==> garnet: inputs <==
## miniRV
module miniRV (
    input   wire                clk,
    input   wire                rst,
    input   wire[31:0]      inst_i,
    input   wire[31:0]      mem_rdata_i,
    output  wire[13:0]   inst_addr_o,
    output  wire[15:0]          mem_addr_o,
    output  wire                mem_wen_o,
    output  wire[31:0]      mem_wdata_o,
    output          debug_wb_have_inst,    
    output [31:0]   debug_wb_pc,           
    output          debug_wb_ena,          
    output [4:0]    debug_wb_reg,          
    output [31:0]   debug_wb_value         
);
export LEC_CHECK = 0
export CAP_MARGIN = 20
export CORE_MARGIN = 2
export CORE_UTILIZATION = 40
export SETUP_SLACK_MARGIN = 1.76
export SLEW_MARGIN = 20
create_clock -name core_clock -period 8.95 [get_ports {clk}]
run.sh (not shown) runs the stock make flow with config.mk's settings and CLKGATE_MAP_FILE=.
==> nickel (differences from garnet) <==
--- a/flow/config.mk
+++ b/flow/config.mk
@@ -8,5 +8,4 @@
 export CAP_MARGIN = 20
 export CORE_MARGIN = 2
 export CORE_UTILIZATION = 40
-export SETUP_SLACK_MARGIN = 1.76
 export SLEW_MARGIN = 20
==> flow/constraint.sdc (replaced) <==
create_clock -name core_clock -period 12.2 [get_ports {clk}]
set_input_delay 2.4400 -clock core_clock [delete_from_list [all_inputs] [get_ports {clk}]]
set_output_delay 2.4400 -clock core_clock [all_outputs]
set_load 0.01 [all_outputs]
==> results <==
- Area after synthesis is the same in garnet and nickel.
- Between nickel and garnet, the lower via count is in nickel (gap 2.6%, measured against garnet).
- Between garnet and nickel, the lower fmax is in nickel (gap about 30%, measured against nickel).
- Between nickel and garnet, the lower combinational power is in nickel (gap 38%, measured against garnet).
- In garnet the sequential power is larger than in nickel, by 36%.
- Of garnet and nickel, nickel has the higher first-iteration DRC count (gap about 3%, measured against nickel).
- Global-route usage: garnet is higher than nickel (1.1 points).
- Of nickel and garnet, garnet has the higher clock skew (gap 0.023 ns).
- Between garnet and nickel, the lower total power is in nickel (gap about 40%, measured against nickel).
- Between nickel and garnet, the lower sequential share of layout area is in garnet (gap 1.5 points).


==> inputs of onyx <==
miniRV again, from the RTL that the note above started with.
Settings: LEC_CHECK=0, ABC_AREA=1, CAP_MARGIN=20, CELL_PAD_IN_SITES_DETAIL_PLACEMENT=1, CELL_PAD_IN_SITES_GLOBAL_PLACEMENT=1, CORE_MARGIN=5, CORE_UTILIZATION=38, HOLD_SLACK_MARGIN=-0.04, MAX_ROUTING_LAYER=met4, PLACE_DENSITY=0.45, SLEW_MARGIN=10, TNS_END_PERCENT=65; clock period 5.03 ns.
==> inputs of maple, as changes to onyx <==
Settings changed: ABC_AREA 1 to unset, CAP_MARGIN 20 to 40, CELL_PAD_IN_SITES_DETAIL_PLACEMENT 1 to unset, CELL_PAD_IN_SITES_GLOBAL_PLACEMENT 1 to unset, CORE_MARGIN 5 to 2, CORE_UTILIZATION 38 to 58, CTS_CLUSTER_SIZE set to 20, HOLD_SLACK_MARGIN -0.04 to unset, MAX_ROUTING_LAYER met4 to unset, PLACE_DENSITY 0.45 to unset, SETUP_SLACK_MARGIN set to 1.57, SLEW_MARGIN 10 to 5, TNS_END_PERCENT 65 to unset.
==> flow/constraint.sdc (replaced) <==
create_clock -name core_clock -period 6.02 [get_ports {clk}]
set_input_delay 1.2040 -clock core_clock [delete_from_list [all_inputs] [get_ports {clk}]]
set_output_delay 1.2040 -clock core_clock [all_outputs]
set_load 0.01 [all_outputs]
==> inputs of fjord, as changes to onyx <==
Settings changed: ABC_AREA 1 to unset, CELL_PAD_IN_SITES_DETAIL_PLACEMENT 1 to unset, CELL_PAD_IN_SITES_GLOBAL_PLACEMENT 1 to unset, CORE_MARGIN 5 to 2, CORE_UTILIZATION 38 to 72, CTS_CLUSTER_SIZE set to 44, HOLD_SLACK_MARGIN -0.04 to unset, MAX_ROUTING_LAYER met4 to unset, PLACE_DENSITY 0.45 to unset, SETUP_SLACK_MARGIN set to 0.21, SLEW_MARGIN 10 to 20, TNS_END_PERCENT 65 to unset.
==> flow/constraint.sdc (replaced) <==
create_clock -name core_clock -period 6.18 [get_ports {clk}]
set_input_delay 1.2360 -clock core_clock [delete_from_list [all_inputs] [get_ports {clk}]]
set_output_delay 1.2360 -clock core_clock [all_outputs]
set_load 0.01 [all_outputs]
==> results <==
onyx finished but failed the layout checks on negative setup slack. maple finished but fails on negative setup slack. fjord stopped in 5_1_grt. Against onyx, the sequential power of maple is lower by about 17%. Against maple, the routed wire length of onyx is higher by 43%. Of maple and onyx, onyx has the higher setup slack (gap 0.71 ns). In maple the die size is larger than in fjord, by 24%. Of onyx and maple, onyx has the higher clock skew (gap 0.011 ns). Total power: onyx is larger than maple (42%). Synthesized cell count is the same in maple and fjord. Between maple and onyx, the lower critical path depth is in onyx (gap 5).
==> figures <==
Placement Setup Slack: fjord -1.31 ns; onyx -0.938 ns; maple -1.20 ns
Post-synth mux share: fjord 23.5%; onyx 0.0256%; maple 23.5%
Non-clock buffer share: fjord -; onyx 16.9%; maple 12.7%
Count of endpoints failing setup in the final report: fjord -; onyx 79; maple 78
TritonCTS clock tree: fjord -; onyx built; maple built
Count of final max-slew check failures: fjord -; onyx 0; maple 0
Class of the most critical setup path: fjord -; onyx reg -> reg; maple reg -> reg
Total met3 wirelength after detailed routing: fjord -; onyx 37200 um; maple 39800 um
CP startpoint: fjord -; onyx u_if_id.inst_o[15]; maple u_id_ex.op2_o[0]
Minimum setup slack in the final design: fjord -; onyx -0.534 ns; maple -1.24 ns
Non-clock inverter total of the final layout: fjord -; onyx 690; maple 125
Number of violations reported at the end of detailed-routing iteration 0: fjord -; onyx 9685; maple 10200
Hold Path Origin: fjord -; onyx u_ex_mem.pc_o[2]; maple u_id_ex.mem_wdata_o[30]
Layout Utilization: fjord -; onyx 50.8%; maple 71.9%
Power density relative to cell area: fjord -; onyx 312 nW/um^2; maple 246 nW/um^2
Final hold vios: fjord -; onyx 0; maple 0
Outcome: fjord did not finish; onyx finished with violations; maple finished with violations
Last stage reached: fjord 5_1_grt; onyx -; maple -
Reasons for failing layout checks: fjord -; onyx negative setup slack; maple negative setup slack
Share of power burned in combinational logic: fjord -; onyx 22.1%; maple 13.5%


==> run P: inputs <==
Starting RTL as in the previous note.
clock: 7.78 ns
lec_check: 0
cap_margin: 20
core_margin: 2
core_utilization: 72
cts_cluster_size: 35
place_density: 0.66
setup_slack_margin: 2.01
slew_margin: 20
==> run H: changes against run P <==
- CTS_CLUSTER_SIZE: 35 -> not set
- SETUP_SLACK_MARGIN: 2.01 -> not set
==> run X: changes against run P <==
- CORE_UTILIZATION: 72 -> 57
- CTS_CLUSTER_SIZE: 35 -> not set
- PLACE_DENSITY: 0.66 -> not set
- SETUP_SLACK_MARGIN: 2.01 -> not set
==> flow/constraint.sdc (replaced) <==
create_clock -name core_clock -period 7.28 [get_ports {clk}]
set_input_delay 1.4560 -clock core_clock [delete_from_list [all_inputs] [get_ports {clk}]]
set_output_delay 1.4560 -clock core_clock [all_outputs]
set_load 0.01 [all_outputs]
==> qor summary <==
| metric | run P | run H | run X |
|---|---|---|---|
| Outcome | aborted with a tool error | aborted with a tool error | finished with violations |
| Last stage reached | 5_1_grt | 4_1_cts | - |
| Reasons for failing layout checks | - | - | setup timing |
| Core utilization before placement | 72.7% | 72.7% | 57.4% |
| Post-placement cell area | 80000 sq um | 80300 sq um | 82300 sq um |
| Detail Placement HPWL | 224000 um | 220000 um | 185000 um |
| Number of buffers created by CTS | 142 | - | 145 |
| Die height | 328 um | 328 um | 368 um |
| Hold buffer count at cts | 0 | - | 0 |
| Ys cells | 5273 | 5273 | 5273 |
| Buffer count from post-CTS setup fixing | 25 | - | 0 |
| Area of the placeable core | 104000 sq um | 104000 sq um | 131000 sq um |
| Horiz. Die Dim | 328 um | 328 um | 368 um |
| Weighted congestion at the end of routability-driven global placement | 1.10 | 1.13 | 1.06 |
| Num rows | 118 | 118 | 133 |
| Area share, top type | 40.7% | 40.7% | 40.7% |
| Clock buffer depth | 3 | - | 3 |
| Chip Footprint | 107000 sq um | 107000 sq um | 135000 sq um |
| Number of H-tree levels | 4 | - | 4 |
| Registers, synthesis | 1403 | 1403 | 1403 |
| # placed instances | 6688 | 6733 | 7303 |
| Setup WS pre-CTS | -0.161 ns | -0.273 ns | -0.255 ns |
| Fraction of the yosys area taken by sequential cells | 53.3% | 53.3% | 53.3% |
| Total of cells resized after clock tree synthesis | 68 | - | 4 |
| Cell taking the most area after synthesis | sky130_fd_sc_hd__edfxtp_1 | sky130_fd_sc_hd__edfxtp_1 | sky130_fd_sc_hd__edfxtp_1 |
| Clock tree root driver cell | sky130_fd_sc_hd__clkbuf_16 | - | sky130_fd_sc_hd__clkbuf_16 |
| Clock sink total | 1403 | - | 1403 |


==> 02-17: inputs <==
miniRV again, from the RTL that the note above started with.
export LEC_CHECK = 0
export CAP_MARGIN = 20
export CORE_MARGIN = 2
export CORE_UTILIZATION = 70
export CTS_CLUSTER_DIAMETER = 372
export CTS_CLUSTER_SIZE = 44
export SETUP_SLACK_MARGIN = 1.76
export SLEW_MARGIN = 20
create_clock -name core_clock -period 5.91 [get_ports {clk}]
==> 11-16 (differences from 02-17) <==
--- a/flow/config.mk
+++ b/flow/config.mk
@@ -9,6 +9,5 @@
 export CORE_MARGIN = 2
-export CORE_UTILIZATION = 70
-export CTS_CLUSTER_DIAMETER = 372
-export CTS_CLUSTER_SIZE = 44
-export SETUP_SLACK_MARGIN = 1.76
+export CORE_UTILIZATION = 57
+export CTS_CLUSTER_SIZE = 24
 export SLEW_MARGIN = 20
+export TNS_END_PERCENT = 5
==> flow/constraint.sdc (replaced) <==
create_clock -name core_clock -period 5.03 [get_ports {clk}]
set_input_delay 1.0060 -clock core_clock [delete_from_list [all_inputs] [get_ports {clk}]]
set_output_delay 1.0060 -clock core_clock [all_outputs]
set_load 0.01 [all_outputs]
==> 08-23 (differences from 02-17) <==
--- a/flow/config.mk
+++ b/flow/config.mk
@@ -9,6 +9,3 @@
 export CORE_MARGIN = 2
-export CORE_UTILIZATION = 70
-export CTS_CLUSTER_DIAMETER = 372
-export CTS_CLUSTER_SIZE = 44
-export SETUP_SLACK_MARGIN = 1.76
+export CORE_UTILIZATION = 36
 export SLEW_MARGIN = 20
==> flow/constraint.sdc (replaced) <==
create_clock -name core_clock -period 8.95 [get_ports {clk}]
set_input_delay 1.7900 -clock core_clock [delete_from_list [all_inputs] [get_ports {clk}]]
set_output_delay 1.7900 -clock core_clock [all_outputs]
set_load 0.01 [all_outputs]
==> 07-26 (differences from 02-17) <==
--- a/flow/config.mk
+++ b/flow/config.mk
@@ -9,6 +9,5 @@
 export CORE_MARGIN = 2
-export CORE_UTILIZATION = 70
-export CTS_CLUSTER_DIAMETER = 372
+export CORE_UTILIZATION = 72
 export CTS_CLUSTER_SIZE = 44
-export SETUP_SLACK_MARGIN = 1.76
+export PLACE_DENSITY = 0.66
 export SLEW_MARGIN = 20
==> flow/constraint.sdc (replaced) <==
create_clock -name core_clock -period 4.79 [get_ports {clk}]
set_input_delay 0.9580 -clock core_clock [delete_from_list [all_inputs] [get_ports {clk}]]
set_output_delay 0.9580 -clock core_clock [all_outputs]
set_load 0.01 [all_outputs]
==> notes <==
07-26 died in 4_1_cts, error DPL-0033. 11-16 finished but fails on negative setup slack. 02-17 failed in 5_1_grt with GRT-0232. 08-23 went through all stages and came out clean. In area after synthesis, 02-17 and 08-23 do not differ. Between 08-23 and 11-16, the lower first-iteration DRC count is in 08-23 (gap 37%, measured against 11-16). In 08-23 the worst hold slack is worse than in 11-16, by 0.0085 ns. In 11-16 the cell count is larger than in 08-23, by about 1.2%. In 11-16 the clock skew is lower than in 08-23, by 0.029 ns. Between 11-16 and 08-23, the lower wire length is in 08-23 (gap 13%, measured against 08-23). Of 11-16 and 08-23, 11-16 has the higher combinational power (gap 150%, measured against 08-23). Of 11-16 and 08-23, 11-16 has the higher sequential power (gap 77%, measured against 08-23). In sequential cell count, 11-16 and 08-23 do not differ. In 11-16 the clock power is higher than in 08-23, by 65%. In 08-23 the total power is smaller than in 11-16, by 44%.
Power and IR drop assume default switching activity.
